red:
// digital_loc
module digital_loc(
    input key_a,
    input key_b,
    input key_c,
    input key_d,
    input reset,
	 input clk,
    output [6:0] postion_state,
	 output  [3:0] x,
	 output reg [1:0] Led2,
	 output  [3:0] selector,
	 output reg dot,
	 output S_CLK,
	 output LR_CLK,
	 output M_CLK,
	 output  Sin
    );
	  wire tick;
	 reg [3:0] min2; reg[3:0] min1; reg[2:0] H1; reg [3:0] H2;
	 reg [3:0] A_min2; reg [3:0] A_min1; reg [1:0] A_H1; reg [3:0] A_H2;
	 reg [5:0] sec;
	 ClockDivider twohundredHZ(clk, tick, reset);
	 wire tempa, tempb, tempc, tempd;
	 Debouncing a(key_a,clk,tick,reset,tempa),
					b(key_b,clk,tick,reset,tempb),
					c(key_c,clk,tick,reset,tempc),
					d(key_d,clk,tick,reset,tempd);
	 wire tempAA,tempBB,tempCC,tempDD;
	Rising_Edge_Detector		AA(tempa,clk,tick,reset,tempAA),
									BB(tempb,clk,tick,reset,tempBB),
									CC(tempc,clk,tick,reset,tempCC),
									DD(tempd,clk,tick,reset,tempDD);
integer interal_counter;
reg alarm_sound;
reg [20:0] old_value;
  ...
For scale: roughly 1800 cells after synthesis, about 260 flip-flops, ~28 I/O pins.
Settings: LEC_CHECK=0, CAP_MARGIN=10, CORE_MARGIN=2, CORE_UTILIZATION=40, CTS_CLUSTER_SIZE=15, MAX_ROUTING_LAYER=met4, SLEW_MARGIN=5; clock period 10.0 ns.
run.sh (not shown) runs the stock make flow with config.mk's settings and CLKGATE_MAP_FILE=.
red closes out successfully: all stages finished, all timing, DRC and antenna checks passed.
The following lists how blue was set up differently from red:
Settings: a change of CTS_CLUSTER_SIZE from 15 to 84; a deleted MAX_ROUTING_LAYER that had been met4; an added TNS_END_PERCENT of 55; a change of CORE_UTILIZATION from 40 to 24; a change of CORE_MARGIN from 2 to 10; an added HOLD_SLACK_MARGIN of -0.08; an added GPL_TIMING_DRIVEN of 1; a change of SLEW_MARGIN from 5 to 30; a change of CAP_MARGIN from 10 to 20.
Notes after the runs:
blue packs its core looser than red.
| first-iteration DRC count | blue vs red | worse |
Against red, blue comes in 1 lower on critical path depth.
Comparing the two runs side by side, blue comes out behind red on first-pass GRT wire length.
Diff red -> blue | actual slew at the worst max-slew pin | decrease of 0.17 ns
blue vs red — via count of the routed design climbed slightly
Inputs modified between blue and green:
Settings: CORE_MARGIN: 10 -> 2; SLEW_MARGIN: 30 -> 20; GPL_TIMING_DRIVEN: 1 -> unset; CTS_CLUSTER_SIZE: 84 -> unset; HOLD_SLACK_MARGIN: -0.08 -> unset; TNS_END_PERCENT: 55 -> unset; CORE_UTILIZATION: 24 -> 10; the clock period (ns, I/O delays scaled along): 10.0 -> 12.7.
--- outcome ---
green vs blue — reported sequential group power dropped by more than 10%. Die: green bigger than blue. Going from blue to green, final instance area grew by a little under 10%. Cmp green vs blue: internal cell power lower in green. green vs. blue: count of clock-buffer cells in the layout moved up, total routing resource utilization after global routing moved down. Diff blue -> green | non-clock buffer count | increase of 2. Status: share of synthesized area spent on multiplexers parity (green, blue). Looking at wire length after detailed routing across green and blue, the one that comes out lower is blue. blue ended up with postion_state[3] as its critical path endpoint; green ended up with postion_state[0]. Vias after detailed routing, green and blue: smaller value in green.
> inputs changed (green -> orange)
Settings: an added CORE_ASPECT_RATIO of 0.69; an added CTS_CLUSTER_SIZE of 12; a change of CORE_UTILIZATION from 10 to 72; an added ABC_AREA of 1; a change of the clock period (ns, I/O delays scaled along) from 12.7 to 2.97.
--- outcome ---
- When orange is measured against green, its slack of the worst reg-to-reg path turns out 9.01 ns lower.
- The mean area per synthesized cell of orange falls short of that of green by about 20%.
- Measured against orange, the routed length per instance of green comes out at 0.59 times the reference value.
- Looking at the reports, orange completed the entire flow and the layout it produced met the timing, DRC and antenna checks.
- In orange relative to green, synthesized cell count had gone up by more than a quarter.
- orange vs green: pin count of the biggest net entering global routing up
- From green to orange the numbers moved as follows: combinational gate area went up; area of all placed cells without fillers went down.
- The heaviest power group comes out sequential cells in one run and clock in the other, namely in orange and green respectively.


digital_loc again, from the RTL that the note above started with.
clock: 4.08 ns
lec_check: 0
abc_area: 1
cap_margin: 20
core_margin: 2
core_utilization: 69
cts_cluster_diameter: 369
place_density: 0.39
slew_margin: 20
Edit:
- ABC_AREA: 1 -> default
- CTS_CLUSTER_DIAMETER: 369 -> default
- clock period: 4.08 -> 7.13 ns (I/O delays scaled with it)
Die size drops by 8.0%.
Global-route usage came out lower by 6.6 points.
Cell count fell by 26%.
Worst setup slack is better by 2.2 ns.
Clock skew grows by 0.011 ns.
Critical path depth went down by 3.
Edit:
- ABC_AREA: default -> 1
- CORE_UTILIZATION: 69 -> 72
- PLACE_DENSITY: 0.39 -> default
- clock period: 7.13 -> 2.97 ns (I/O delays scaled with it)
Effect: This time the run completed, yet does not pass: hold timing; core utilization went up by 6.1 points; via count is higher by about 37%; worst setup slack loses 2.3 ns; first-iteration DRC count increases by 130%; global-route usage rose by 8.7 points; total power grows by 130%; die size went up by 4.3%; worst hold slack gets worse by 0.51 ns.
Edit:
- CTS_CLUSTER_SIZE: default -> 11
- PLACE_DENSITY_LB_ADDON: default -> 0.02
- SETUP_SLACK_MARGIN: default -> 0.88
Effect: Now the flow reached the layout checks and failed them: setup timing. Synthesized area does not change. First-iteration DRC count came out higher by 64%. Sequential power hardly moves. Wire length came out higher by 34%. Power came out higher by 0.80%. Worst setup slack is worse by 0.22 ns. Clock skew is about the same. Combinational power came out higher by 4.7%. Maximum frequency came out lower by 7.1%. Via count came out higher by 16%. Cell area came out higher by 9.2%.


## run A
Starting RTL as in the previous note.
Settings: LEC_CHECK=0, CAP_MARGIN=15, CELL_PAD_IN_SITES_DETAIL_PLACEMENT=1, CELL_PAD_IN_SITES_GLOBAL_PLACEMENT=1, CORE_ASPECT_RATIO=0.84, CORE_MARGIN=3, CORE_UTILIZATION=47, CTS_CLUSTER_DIAMETER=32, GPL_ROUTABILITY_DRIVEN=1, GPL_TIMING_DRIVEN=1, MAX_ROUTING_LAYER=met4, MIN_ROUTING_LAYER=met1, PLACE_DENSITY_LB_ADDON=0.06, SETUP_SLACK_MARGIN=1.8, SLEW_MARGIN=20, TNS_END_PERCENT=75; clock period 7.93 ns.
The following lists how run B was set up differently from run A:
# run A
export LEC_CHECK = 0
export CAP_MARGIN = 15
export CELL_PAD_IN_SITES_DETAIL_PLACEMENT = 1
export CELL_PAD_IN_SITES_GLOBAL_PLACEMENT = 1
export CORE_ASPECT_RATIO = 0.84
export CORE_MARGIN = 3
export CORE_UTILIZATION = 47
export CTS_CLUSTER_DIAMETER = 32
export GPL_ROUTABILITY_DRIVEN = 1
export GPL_TIMING_DRIVEN = 1
export MAX_ROUTING_LAYER = met4
export MIN_ROUTING_LAYER = met1
export PLACE_DENSITY_LB_ADDON = 0.06
export SETUP_SLACK_MARGIN = 1.8
export SLEW_MARGIN = 20
export TNS_END_PERCENT = 75
create_clock -name core_clock -period 7.93 [get_ports {clk}]
# run B
export LEC_CHECK = 0
export CAP_MARGIN = 20
export CELL_PAD_IN_SITES_GLOBAL_PLACEMENT = 0
export CORE_MARGIN = 2
export CORE_UTILIZATION = 66
export CTS_CLUSTER_DIAMETER = 32
export GPL_TIMING_DRIVEN = 1
export MIN_ROUTING_LAYER = met1
export PLACE_DENSITY = 0.45
export SLEW_MARGIN = 20
create_clock -name core_clock -period 3.46 [get_ports {clk}]
Findings:
- Run comparison: run A launching element of the worst setup path H1[0]; run B launching element of the worst setup path A_min1[1]
- Run A → run B: post-CTS resize count +25; clock network power share fell 2.3 points; final period utilization saw an increase; final cell count now sits lower.
- Comparing run B with run A, the share of total power in combinational logic came out essentially unchanged.
- Compared with run A, in run B power has increased; slack of the worst reg-to-reg path has decreased; length in cells of the worst reg-to-reg path has decreased.
- Sequential fraction of design power: run B vs run A up 2.2 points
- Going from run A to run B, buffer count from post-CTS setup fixing increased 2; setup slack -2.90 ns.
Modified inputs, run C compared to run B
# run B
export LEC_CHECK = 0
export CAP_MARGIN = 20
export CELL_PAD_IN_SITES_GLOBAL_PLACEMENT = 0
export CORE_MARGIN = 2
export CORE_UTILIZATION = 66
export CTS_CLUSTER_DIAMETER = 32
export GPL_TIMING_DRIVEN = 1
export MIN_ROUTING_LAYER = met1
export PLACE_DENSITY = 0.45
export SLEW_MARGIN = 20
create_clock -name core_clock -period 3.46 [get_ports {clk}]
# run C
export LEC_CHECK = 0
export CAP_MARGIN = 20
export CORE_MARGIN = 2
export CORE_UTILIZATION = 70
export SLEW_MARGIN = 20
create_clock -name core_clock -period 4.47 [get_ports {clk}]
### Flow results
For run B, the termination of the worst setup path was postion_state[2], unlike run C, where it was postion_state[0].
Register area: lower on run C
Going from run B to run C, required time of the critical path went up by 0.81 ns; multi-input gate share of total cell area went up; routed wire length on met2 dropped 7.4%.
--- input diff run C..run D ---
# run C
export LEC_CHECK = 0
export CAP_MARGIN = 20
export CORE_MARGIN = 2
export CORE_UTILIZATION = 70
export SLEW_MARGIN = 20
create_clock -name core_clock -period 4.47 [get_ports {clk}]
# run D
export LEC_CHECK = 0
export CAP_MARGIN = 20
export CORE_MARGIN = 2
export CORE_UTILIZATION = 40
export SLEW_MARGIN = 20
create_clock -name core_clock -period 5.3 [get_ports {clk}]
## What came out
Summary of run D over run C: critical path depth flat, first-pass GRT wire length has increased.
Delta(share of final layout cell area taken by non-clock buffers, run D - run C) < 0
Run D vs. run C: core utilization went down 32 points; post-route clock skew shows a reduction of 0.022 ns; power shows a reduction of 10%; met2 demand-to-capacity share in global routing moved down; total routed wire length on the met1 layer higher.
Run D ended up with a higher clock buffer count in the final layout than run C did.
register to register as the kind of path behind the tightest hold check was reported by run D, and primary input to asynchronous set/reset pin by run C.
Compared with run C, run D has extra setup slack.
Between run C and run D, overall routed net length increased.
> inputs changed (run D -> run E)
# run D
export LEC_CHECK = 0
export CAP_MARGIN = 20
export CORE_MARGIN = 2
export CORE_UTILIZATION = 40
export SLEW_MARGIN = 20
create_clock -name core_clock -period 5.3 [get_ports {clk}]
# run E
export LEC_CHECK = 0
export CAP_MARGIN = 20
export CORE_MARGIN = 2
export CORE_UTILIZATION = 58
export SLEW_MARGIN = 20
create_clock -name core_clock -period 6.89 [get_ports {clk}]
==> comparison <==
Run E went all the way through synthesis, placement and routing and the layout is clean on timing, DRC and antenna. Run E: sequential share of layout area is 0.64 points higher than what run D reported. Run E vs. run D: first-iteration DRC count decreased by 218 relative to the old numbers, global router's overall resource usage increased by 7.8 points relative to the old numbers. [compare] base=run D new=run E: worst-margin pin slew went up by 0.0054 ns; path depth of the worst reg2reg path has increased.


pepper:
digital_loc again, from the RTL that the note above started with.
Settings: LEC_CHECK=0, ABC_AREA=0, CAP_MARGIN=20, CELL_PAD_IN_SITES_GLOBAL_PLACEMENT=2, CORE_ASPECT_RATIO=0.88, CORE_MARGIN=2, CORE_UTILIZATION=40, MAX_ROUTING_LAYER=met5, PLACE_DENSITY_LB_ADDON=0.08, SETUP_SLACK_MARGIN=-0.06, SLEW_MARGIN=20; clock period 4.39 ns.
The inputs of cedar differ from those of pepper as listed below.
Settings: CELL_PAD_IN_SITES_GLOBAL_PLACEMENT: 2 -> unset; CTS_CLUSTER_DIAMETER: unset -> 232; CORE_ASPECT_RATIO: 0.88 -> unset; MAX_ROUTING_LAYER: met5 -> unset; SETUP_SLACK_MARGIN: -0.06 -> unset; ABC_AREA: 0 -> 1; PLACE_DENSITY_LB_ADDON: 0.08 -> unset; CORE_UTILIZATION: 40 -> 72; the clock period (ns, I/O delays scaled along): 4.39 -> 2.99.
==> comparison <==
What the final checks of cedar revealed, after a flow that finished every stage, was a layout that fails on negative setup slack.
Via count: cedar vs pepper up 5075
The critical path depth in cedar sits 1 above the value recorded for pepper.
Delta (cedar minus pepper): cell count listed in synth_stat.txt higher; clock-buffer cell count lower.
Per the comparison of cedar with pepper, worst ir drop on vdd higher, global-route wire length before repair higher, finished layout cell area higher, signed area change from the synthesized netlist to the final layout higher.
In the tables for cedar and pepper, multiplexer share of the synthesized area reads higher with pepper.
Cmp cedar and pepper / routed wire length / higher: cedar
diff inputs: cedar => maple
Settings: CTS_CLUSTER_DIAMETER no longer set, was 232; CORE_UTILIZATION now 40, was 72; ABC_AREA no longer set, was 1; the clock period (ns, I/O delays scaled along) now 10.0, was 2.99.
## What came out
maple was carried through to the last stage, and its layout satisfied the timing, DRC and antenna checks. The die of maple is larger than the one used in cedar. Between cedar and maple, the combinational group share of total power figures differ only marginally. Compared with cedar, maple shows a lower Yosys chip area. Worst-case reg-to-reg path depth (maple over cedar): decrease, 4. Compared maple against cedar; worst setup skew after layout within noise. Per the comparison of maple with cedar, routed length on met1 went down by 9.4%, fraction of synthesized cell area in xor and xnor cells now larger. Compared with cedar, maple shows number of core rows that has gone up by more than a quarter.
diff inputs: maple => violet
Settings: GPL_ROUTABILITY_DRIVEN: unset -> 0; ABC_AREA: unset -> 0; CAP_MARGIN: 20 -> 10; SLEW_MARGIN: 20 -> 5; CORE_UTILIZATION: 40 -> 24; MAX_ROUTING_LAYER: unset -> met5; CTS_CLUSTER_SIZE: unset -> 15; TNS_END_PERCENT: unset -> 75; GPL_TIMING_DRIVEN: unset -> 0; CELL_PAD_IN_SITES_GLOBAL_PLACEMENT: unset -> 3; CORE_MARGIN: 2 -> 10.
Results
- Going from maple to violet, number of clock buffers in the layout rose by 14; fraction of power consumed by the clock network increased by 1.4 points relative to the old numbers; area of all placed cells without fillers rose about 4.4%; power after layout has increased.
- Wire length grows by more than a quarter when moving from maple to violet.
- Number of logic gates: maple vs violet identical
- Compared with maple, violet shows core utilization lower by 17 points.
[inputs] juniper vs violet
Settings: CORE_UTILIZATION changed from 24 to 29; CAP_MARGIN changed from 10 to 20; CELL_PAD_IN_SITES_GLOBAL_PLACEMENT removed (was 3); TNS_END_PERCENT removed (was 75); SLEW_MARGIN changed from 5 to 20; GPL_TIMING_DRIVEN removed (was 0); GPL_ROUTABILITY_DRIVEN removed (was 0); CORE_MARGIN changed from 10 to 2; MAX_ROUTING_LAYER removed (was met5); CTS_CLUSTER_SIZE removed (was 15); ABC_AREA removed (was 0); the clock period (ns, I/O delays scaled along) changed from 10.0 to 5.3.
--- outcome ---
In the metrics for juniper and violet, the one carrying the higher initial core utilization is juniper.
Per the comparison of juniper with violet, buffer and inverter count on the worst path higher, number of cell rows lower, net total in the final layout now sits lower, total wire length after detailed routing dropped 23%, utilization of the core after routing grew by 4.6 points.
Compared with violet, juniper shows a lower worst-margin pin slew.


digital_loc again, from the RTL that the note above started with.
==> flow/config.mk <==
export PLATFORM = sky130hd
export DESIGN_NAME = digital_loc
export DESIGN_NICKNAME = digital_loc
export VERILOG_FILES = /design/flow/design.v
export SDC_FILE = /design/flow/constraint.sdc
export NUM_CORES = 4
export LEC_CHECK = 0
export CAP_MARGIN = 20
export CORE_MARGIN = 2
export CORE_UTILIZATION = 70
export CTS_CLUSTER_DIAMETER = 44
export SETUP_SLACK_MARGIN = 2.97
export SLEW_MARGIN = 20
==> flow/constraint.sdc <==
create_clock -name core_clock -period 10.0 [get_ports {clk}]
set_input_delay 2.0000 -clock core_clock [delete_from_list [all_inputs] [get_ports {clk}]]
set_output_delay 2.0000 -clock core_clock [all_outputs]
set_load 0.01 [all_outputs]
The starting point completed without violations.
Change:
- ABC_AREA: default -> 1
- CAP_MARGIN: 20 -> 10
- CELL_PAD_IN_SITES_GLOBAL_PLACEMENT: default -> 3
- CORE_MARGIN: 2 -> 10
- CORE_UTILIZATION: 70 -> 59
- CTS_CLUSTER_DIAMETER: 44 -> default
- CTS_CLUSTER_SIZE: default -> 15
- GPL_TIMING_DRIVEN: default -> 0
- MAX_ROUTING_LAYER: default -> met4
- SETUP_SLACK_MARGIN: 2.97 -> default
- SLEW_MARGIN: 20 -> 5
- TNS_END_PERCENT: default -> 75
With this change the flow died in 3_1_place_gp_skip_io.
Die size climbs by 53%.
Area after synthesis climbs by 8.9%.
Synthesized cell count climbs by 37%.
Change:
- ABC_AREA: 1 -> default
- CAP_MARGIN: 10 -> 20
- CELL_PAD_IN_SITES_GLOBAL_PLACEMENT: 3 -> default
- CORE_MARGIN: 10 -> 8
- CORE_UTILIZATION: 59 -> 40
- CTS_CLUSTER_SIZE: 15 -> default
- GPL_TIMING_DRIVEN: 0 -> default
- HOLD_SLACK_MARGIN: default -> -0.08
- MAX_ROUTING_LAYER: met4 -> default
- SLEW_MARGIN: 5 -> 30
- TNS_END_PERCENT: 75 -> default
Result: The changed run passed the timing, DRC and antenna checks; area after synthesis shrinks by 8.2%; die area grows by 27%; synthesized cell count shrinks by 27%.
Change:
- CORE_MARGIN: 8 -> 2
- HOLD_SLACK_MARGIN: -0.08 -> default
- SLEW_MARGIN: 30 -> 20
- clock period: 10.0 -> 4.9 ns (I/O delays scaled with it)
Effect: The new run finished with timing, DRC and antenna clean. Final area came out higher by 0.53%. Sequential power came out higher by about 100%. Setup slack degrades by 4.1 ns. Power came out higher by about 120%.
Power figures rest on the tool's default switching activity, not on a simulated workload.
